## try-fjord
// x_corr
module x_corr #(parameter xi_bits = 12,
                parameter xq_bits = 12,
                parameter yi_bits = 12,
                parameter yq_bits = 12,
                parameter i_bits = 31,
                parameter q_bits = 31,
                parameter length = 102,
                parameter length_counter_bits = 7,
                parameter out_max_bits = 62
                )
   (input clk,
    input                              rst,
    output                             s_axis_tready,
    input [xi_bits - 1:0]              xi,
    input [xq_bits - 1:0]              xq,
    input [yi_bits - 1:0]              yi,
    input [yq_bits - 1:0]              yq,
    input                              m_axis_tvalid,
    input                              m_axis_tready,
    output [out_max_bits - 1:0]        out_max,
    output [length_counter_bits - 1:0] index,
    output                             s_axis_tvalid
    );
Size in the first run: about 13,000 cells after synthesis, roughly 690 flip-flops, ~120 I/O pins, ~0.12 mm² of cells after synthesis.
==> flow/config.mk <==
export PLATFORM = sky130hd
export DESIGN_NAME = x_corr
export DESIGN_NICKNAME = x_corr
export VERILOG_FILES = /design/flow/design.v
export SDC_FILE = /design/flow/constraint.sdc
export NUM_CORES = 4
export LEC_CHECK = 0
export CAP_MARGIN = 30
export CORE_MARGIN = 2
export CORE_UTILIZATION = 72
export CTS_CLUSTER_DIAMETER = 57
export CTS_CLUSTER_SIZE = 39
export PLACE_DENSITY = 0.63
export SETUP_SLACK_MARGIN = -0.45
export SLEW_MARGIN = 20
==> flow/constraint.sdc <==
create_clock -name core_clock -period 6.76 [get_ports {clk}]
set_input_delay 1.3520 -clock core_clock [delete_from_list [all_inputs] [get_ports {clk}]]
set_output_delay 1.3520 -clock core_clock [all_outputs]
set_load 0.01 [all_outputs]
run.sh (not shown) runs the stock make flow with config.mk's settings and CLKGATE_MAP_FILE=.
try-fjord finished every stage; the final checks, however, were not passed, the failures being setup timing.
#### Input delta (try-tundra over try-fjord)
- removing CTS_CLUSTER_SIZE (formerly 39)
- changing CAP_MARGIN from 30 to 20
- changing CORE_UTILIZATION from 72 to 19
- removing CTS_CLUSTER_DIAMETER (formerly 57)
- removing PLACE_DENSITY (formerly 0.63)
- removing SETUP_SLACK_MARGIN (formerly -0.45)
- changing the clock period (ns, I/O delays scaled along) from 6.76 to 9.08
==> comparison <==
- try-tundra vs try-fjord — row count climbed by more than half
- Looking at critical path depth across try-fjord and try-tundra, the one that comes out lower is try-tundra.
- try-tundra reached the final stage; the timing, design-rule and antenna checks on its layout passed.
- Between try-tundra and try-fjord, it is try-tundra whose first-pass GRT wire length is lower, by 7.0%.
- try-tundra ended up with a higher sequential share of layout area than try-fjord did.
- Summary of try-tundra over try-fjord: worst reg-to-reg path cell count went down by 5; minimum period implied by the final worst setup slack went up by 620 ps; detailed-route wire length per cell went down by about 30%; logic gate share of total power went down by 3.7 points; total wire length after detailed routing went down by about 12%.
Input changes introduced in try-juniper (baseline for comparison: try-tundra):
- CORE_UTILIZATION changed from 19 to 43
- the clock period (ns, I/O delays scaled along) changed from 9.08 to 6.57
- Total power after layout (lower): try-tundra
- Relative to try-tundra, area enclosed by the die boundary has gone down in try-juniper.
- When the final numbers for try-juniper and try-tundra were put side by side, the setup slack turned out to be smaller in try-juniper.
- Sequential power went up by more than a quarter going from try-tundra to try-juniper.
- From try-juniper to try-tundra, number of different library cells in the post-synthesis netlist did not move at all.
- Of try-juniper and try-tundra, it is try-juniper that has the higher design area.
- Against try-tundra, try-juniper comes in 35 ps higher on worst hold slack.
- Total detailed-routing wirelength, try-juniper and try-tundra: larger value in try-tundra
- Looking at multi-input logic area, try-juniper sits above try-tundra.
- Layout checks on try-juniper: not met. Flow itself completed; violations: setup timing.
- Changes observed in try-juniper relative to try-tundra: average wire per standard cell grew by 16%; shortest period the worst path allows shrank by 840 ps.

========
x_corr again, from the RTL that the note above started with.
Settings: LEC_CHECK=0, CAP_MARGIN=20, CELL_PAD_IN_SITES_DETAIL_PLACEMENT=0, CORE_MARGIN=2, CORE_UTILIZATION=72, CTS_CLUSTER_DIAMETER=109, CTS_CLUSTER_SIZE=13, GPL_ROUTABILITY_DRIVEN=1, MIN_ROUTING_LAYER=met1, SETUP_SLACK_MARGIN=1.81, SLEW_MARGIN=20; clock period 15.8 ns.
==> next run, changes <==
==> flow/config.mk (replaced) <==
export PLATFORM = sky130hd
export DESIGN_NAME = x_corr
export DESIGN_NICKNAME = x_corr
export VERILOG_FILES = /design/flow/design.v
export SDC_FILE = /design/flow/constraint.sdc
export NUM_CORES = 4
export LEC_CHECK = 0
export ABC_AREA = 1
export CAP_MARGIN = 20
export CORE_MARGIN = 2
export CORE_UTILIZATION = 72
export CTS_CLUSTER_DIAMETER = 398
export SLEW_MARGIN = 20
==> flow/constraint.sdc (replaced) <==
create_clock -name core_clock -period 2.43 [get_ports {clk}]
set_input_delay 0.4860 -clock core_clock [delete_from_list [all_inputs] [get_ports {clk}]]
set_output_delay 0.4860 -clock core_clock [all_outputs]
set_load 0.01 [all_outputs]
The new run stopped in 5_1_grt with GRT-0232.
Synthesized area increases by about 9%.
Synthesized cell count increases by about 30%.
Die area increases by about 9%.
Power figures rest on the tool's default switching activity, not on a simulated workload.
